==> flow/design.v (excerpt) <==
module gcd (
    input  logic        clk_i,
    input  logic        rst_i,
    input  logic        start_i,
    input  logic [31:0] a_i,
    input  logic [31:0] b_i,
    output logic        busy_o,
    output logic        valid_o,
    output logic [31:0] result_o
);
    logic [31:0] a, a_nxt;
    logic [31:0] b, b_nxt;
    logic [5:0]  k, k_nxt;           
    logic [31:0] result, result_nxt;
    typedef enum logic [3:0] {
        IDLE       = 4'b0000,
        LOAD       = 4'b0001,
        CHK_ZERO   = 4'b0010,
        FACTOR2    = 4'b0011,
        STRIP_A    = 4'b0100,
        STRIP_B    = 4'b0101,
        CMP        = 4'b0110,
        SUB        = 4'b0111,
        DONE       = 4'b1000
    } state_t;
    state_t state, state_nxt;
    logic a_is_zero, b_is_zero;
    logic both_even, a_even, b_even;
    logic a_gt_b;
    logic b_will_be_zero;           
    assign a_is_zero = (a == 0);
    assign b_is_zero = (b == 0);
    assign both_even = (a[0] == 0) && (b[0] == 0);
    assign a_even    = (a[0] == 0);
    assign b_even    = (b[0] == 0);
    assign a_gt_b    = (a > b);
    logic load_inputs, inc_k, shift_a, shift_b, swap, set_res;
    always_comb begin
        state_nxt   = state;
        load_inputs = 1'b0;
        inc_k       = 1'b0;
        shift_a     = 1'b0;
        shift_b     = 1'b0;
        swap        = 1'b0;
  ...
For scale: about 1700 cells after synthesis, ~100 I/O pins, ~0.010 mm2 of cells after synthesis.
Settings: LEC_CHECK=0, ABC_AREA=1, CAP_MARGIN=10, CELL_PAD_IN_SITES_DETAIL_PLACEMENT=1, CORE_MARGIN=5, CORE_UTILIZATION=58, CTS_CLUSTER_SIZE=86, GPL_ROUTABILITY_DRIVEN=0, GPL_TIMING_DRIVEN=0, MAX_ROUTING_LAYER=met5, MIN_ROUTING_LAYER=met1, PLACE_DENSITY=0.64, SETUP_SLACK_MARGIN=1.22, SLEW_MARGIN=0, TNS_END_PERCENT=45; clock period 5.26 ns.
run.sh (not shown) runs the stock make flow with config.mk's settings and CLKGATE_MAP_FILE=.
The first run aborted during 3_5_place_dp (DPL-0033).
Next try:
Settings changed: ABC_AREA 1 to unset, CAP_MARGIN 10 to 20, CELL_PAD_IN_SITES_DETAIL_PLACEMENT 1 to unset, CORE_MARGIN 5 to 2, CORE_UTILIZATION 58 to 72, CTS_CLUSTER_DIAMETER set to 33, CTS_CLUSTER_SIZE 86 to unset, GPL_ROUTABILITY_DRIVEN 0 to unset, GPL_TIMING_DRIVEN 0 to unset, MAX_ROUTING_LAYER met5 to unset, MIN_ROUTING_LAYER met1 to unset, PLACE_DENSITY 0.64 to unset, PLACE_DENSITY_LB_ADDON set to 0.29, SETUP_SLACK_MARGIN 1.22 to unset, SLEW_MARGIN 0 to 20, TNS_END_PERCENT 45 to unset.
Clock period 5.26 ns to 4.24 ns, I/O delays scaled along.
=> This time the run reached the layout checks and failed them: setup timing; area after synthesis came out lower by 7.4%; synthesized cell count falls by 30%; die area falls by 31%.
Next try:
Settings changed: ABC_AREA set to 1, CORE_UTILIZATION 72 to 68, CTS_CLUSTER_DIAMETER 33 to unset, PLACE_DENSITY set to 0.37, PLACE_DENSITY_LB_ADDON 0.29 to unset, TNS_END_PERCENT set to 15.
Clock period 4.24 ns to 3.04 ns, I/O delays scaled along.
Outcome: The changed run finished but fails on setup timing; cell count rose by about 35%; area after synthesis rose by 8.0%; register-to-register slack barely changes; count of clock-buffer cells in the layout fell by 1.
Next try:
Settings changed: ABC_AREA 1 to unset, CORE_UTILIZATION 68 to 64, PLACE_DENSITY 0.37 to unset, TNS_END_PERCENT 15 to unset.
Clock period 3.04 ns to 4.26 ns, I/O delays scaled along.
The new run finished with setup timing left; clock-buffer cell count stays the same; maximum frequency came out lower by a quarter to a third; worst setup slack improved by 0.085 ns; sequential share of layout area went up by 1.5 points; via count decreases by about a fifth; wire length is lower by roughly a tenth; design area falls by a few percent; synthesized cell count decreases by a quarter to a third; die area drops slightly.

========
== north ==
The RTL this note starts from:
==> flow/design.v <==
module gcd (
    input  logic        clk_i,
    input  logic        rst_i,
    input  logic        start_i,
    input  logic [31:0] a_i,
    input  logic [31:0] b_i,
    output logic        busy_o,
    output logic        valid_o,
    output logic [31:0] result_o
);
    logic [31:0] a, a_nxt;
    logic [31:0] b, b_nxt;
    logic [5:0]  k, k_nxt;           
    logic [31:0] result, result_nxt;
    typedef enum logic [3:0] {
        IDLE       = 4'b0000,
        LOAD       = 4'b0001,
        CHK_ZERO   = 4'b0010,
        FACTOR2    = 4'b0011,
        STRIP_A    = 4'b0100,
        STRIP_B    = 4'b0101,
        CMP        = 4'b0110,
        SUB        = 4'b0111,
        DONE       = 4'b1000
    } state_t;
    state_t state, state_nxt;
    logic a_is_zero, b_is_zero;
    logic both_even, a_even, b_even;
    logic a_gt_b;
    logic b_will_be_zero;           
    assign a_is_zero = (a == 0);
    assign b_is_zero = (b == 0);
    assign both_even = (a[0] == 0) && (b[0] == 0);
    assign a_even    = (a[0] == 0);
    assign b_even    = (b[0] == 0);
    assign a_gt_b    = (a > b);
    logic load_inputs, inc_k, shift_a, shift_b, swap, set_res;
    always_comb begin
        state_nxt   = state;
        load_inputs = 1'b0;
        inc_k       = 1'b0;
        shift_a     = 1'b0;
        shift_b     = 1'b0;
        swap        = 1'b0;
        set_res     = 1'b0;
        a_nxt      = a;
        b_nxt      = b;
        k_nxt      = k;
        result_nxt = result;
        b_will_be_zero = 1'b0;
        case (state)
            IDLE: begin
                if (start_i) begin
                    load_inputs = 1'b1;           
                    state_nxt   = LOAD;
                end
            end
            LOAD: begin
                a_nxt = a_i;                      
                b_nxt = b_i;
                k_nxt = 6'd0;                     
                state_nxt = CHK_ZERO;
            end
            CHK_ZERO: begin
                if (a_is_zero && b_is_zero) begin
                    set_res     = 1'b1;
                    result_nxt  = 32'd0;
                    state_nxt   = DONE;
                end else if (a_is_zero) begin
                    set_res     = 1'b1;
                    result_nxt  = b;
                    state_nxt   = DONE;
                end else if (b_is_zero) begin
                    set_res     = 1'b1;
                    result_nxt  = a;
                    state_nxt   = DONE;
                end else begin
                    state_nxt = FACTOR2;
                end
            end
            FACTOR2: begin
                if (both_even) begin
                    shift_a = 1'b1;
                    shift_b = 1'b1;
                    inc_k   = 1'b1;
                    a_nxt = a >> 1;
                    b_nxt = b >> 1;
                    k_nxt = k + 1'b1;
                    state_nxt = FACTOR2;           
                end else begin
                    state_nxt = STRIP_A;
                end
            end
            STRIP_A: begin
                if (a_even) begin
                    shift_a = 1'b1;
                    a_nxt   = a >> 1;
                    state_nxt = STRIP_A;
                end else begin
                    state_nxt = STRIP_B;
                end
            end
            STRIP_B: begin
                if (b_even) begin
                    shift_b = 1'b1;
                    b_nxt   = b >> 1;
                    state_nxt = STRIP_B;
                end else begin
                    state_nxt = CMP;
                end
            end
            CMP: begin
                if (a_gt_b) begin
                    swap  = 1'b1;
                    a_nxt = b;
                    b_nxt = a;
                end
                state_nxt = SUB;
            end
            SUB: begin
                b_nxt = b - a;                      
                b_will_be_zero = (b_nxt == 0);
                if (b_will_be_zero) begin
                    set_res     = 1'b1;
                    result_nxt  = a << k;         
                    state_nxt   = DONE;
                end else begin
                    state_nxt = STRIP_B;
                end
            end
            DONE: begin
                state_nxt = IDLE;                  
            end
            default: state_nxt = IDLE;            
        endcase
    end
    always_ff @(posedge clk_i or posedge rst_i) begin
        if (rst_i) begin
            a      <= 32'd0;
            b      <= 32'd0;
            k      <= 6'd0;
            result <= 32'd0;
        end else begin
            a      <= a_nxt;
            b      <= b_nxt;
            k      <= k_nxt;
            result <= result_nxt;
        end
    end
    always_ff @(posedge clk_i or posedge rst_i) begin
        if (rst_i)
            state <= IDLE;
        else
            state <= state_nxt;
    end
    always_ff @(posedge clk_i or posedge rst_i) begin
        if (rst_i) begin
            busy_o   <= 1'b0;
            valid_o  <= 1'b0;
            result_o <= 32'd0;
        end else begin
            busy_o   <= (state != IDLE) && (state != DONE);
            valid_o  <= set_res;                
            result_o <= result_nxt;
        end
    end
endmodule
==> flow/config.mk <==
export PLATFORM = sky130hd
export DESIGN_NAME = gcd
export DESIGN_NICKNAME = gcd
export VERILOG_FILES = /design/flow/design.v
export SDC_FILE = /design/flow/constraint.sdc
export NUM_CORES = 4
export LEC_CHECK = 0
export CAP_MARGIN = 20
export CORE_MARGIN = 2
export CORE_UTILIZATION = 72
export CTS_CLUSTER_DIAMETER = 26
export CTS_CLUSTER_SIZE = 79
export PLACE_DENSITY = 0.35
export SETUP_SLACK_MARGIN = 0.33
export SLEW_MARGIN = 20
==> flow/constraint.sdc <==
create_clock -name core_clock -period 3.96 [get_ports {clk_i}]
set_input_delay 0.7920 -clock core_clock [delete_from_list [all_inputs] [get_ports {clk_i}]]
set_output_delay 0.7920 -clock core_clock [all_outputs]
set_load 0.01 [all_outputs]
north is listed as incomplete: the tool reported an error in global routing and the run ended there.
What south does differently from north at the input level:
- a change of CTS_CLUSTER_SIZE from 79 to 98
- an added TNS_END_PERCENT of 10
- a change of CTS_CLUSTER_DIAMETER from 26 to 371
- an added ABC_AREA of 1
- a change of PLACE_DENSITY from 0.35 to 0.37
- a deleted SETUP_SLACK_MARGIN that had been 0.33
- a change of the clock period (ns, I/O delays scaled along) from 3.96 to 4.04
No stage failed in south, and the final checks on the layout all came back clean. Going from north to south, the post-CTS setup repair buffer count was found to have gone down by 5. Synthesized chip area reported by yosys, south vs north: up by a little under 10%. Taking north as the reference, in south area fraction in mux cells dropped 12 points, HPWL reported at the end of detailed placement increased by 2.7 mm relative to the old numbers, fraction of the yosys area taken by sequential cells saw a decrease.

========
Setup of try-cedar:
Starts from the design.v that is shown in full above.
Settings: LEC_CHECK=0, CAP_MARGIN=20, CORE_MARGIN=2, CORE_UTILIZATION=72, CTS_CLUSTER_DIAMETER=26, CTS_CLUSTER_SIZE=36, PLACE_DENSITY_LB_ADDON=0.26, SETUP_SLACK_MARGIN=1.1, SLEW_MARGIN=20; clock period 3.96 ns.
try-cedar got as far as global routing (5_1_grt), where a tool error ended the run.
diff inputs: try-cedar => try-willow
- changing CORE_UTILIZATION from 72 to 61
- removing PLACE_DENSITY_LB_ADDON (formerly 0.26)
- removing CTS_CLUSTER_DIAMETER (formerly 26)
- setting PLACE_DENSITY to 0.6 for the first time
- removing CTS_CLUSTER_SIZE (formerly 36)
- removing SETUP_SLACK_MARGIN (formerly 1.1)
- changing the clock period (ns, I/O delays scaled along) from 3.96 to 5.02
- try-willow completed; timing, DRC and antenna clean
- Looking at try-cedar and try-willow, the maximum count of clock buffers along a single path is a wash.
- Per the comparison of try-willow with try-cedar, placeable core region went up by 0.0022 sq mm; post-CTS resize count fell by 155.
- Against try-cedar as the reference, try-willow delivers a higher overall die height.
- try-willow vs. try-cedar: horizontal die dimension higher; die size higher.
Input changes introduced in try-onyx (baseline for comparison: try-willow):
- CORE_UTILIZATION changed from 61 to 68
- CTS_CLUSTER_SIZE newly set to 95
- CTS_CLUSTER_DIAMETER newly set to 274
- PLACE_DENSITY changed from 0.6 to 0.37
- TNS_END_PERCENT newly set to 15
- ABC_AREA newly set to 1
- the clock period (ns, I/O delays scaled along) changed from 5.02 to 3.04
--- outcome ---
try-willow and try-onyx: one clean run, try-willow; the rest did not finish clean. Nothing crashed in try-onyx and all stages finished; the problem is that the final layout failed, the offending checks being setup timing. [try-onyx] transition time of the tightest slew-check pin fell 0.38 ns relative to try-willow. Final period utilization | try-onyx above try-willow. Setup slack: try-onyx vs try-willow down 0.56 ns. Path depth of the worst reg2reg path on try-onyx is down relative to try-willow. Chip area in the Yosys report (try-willow / try-onyx): 0.926. Compared with try-willow, try-onyx supports a higher clock frequency.
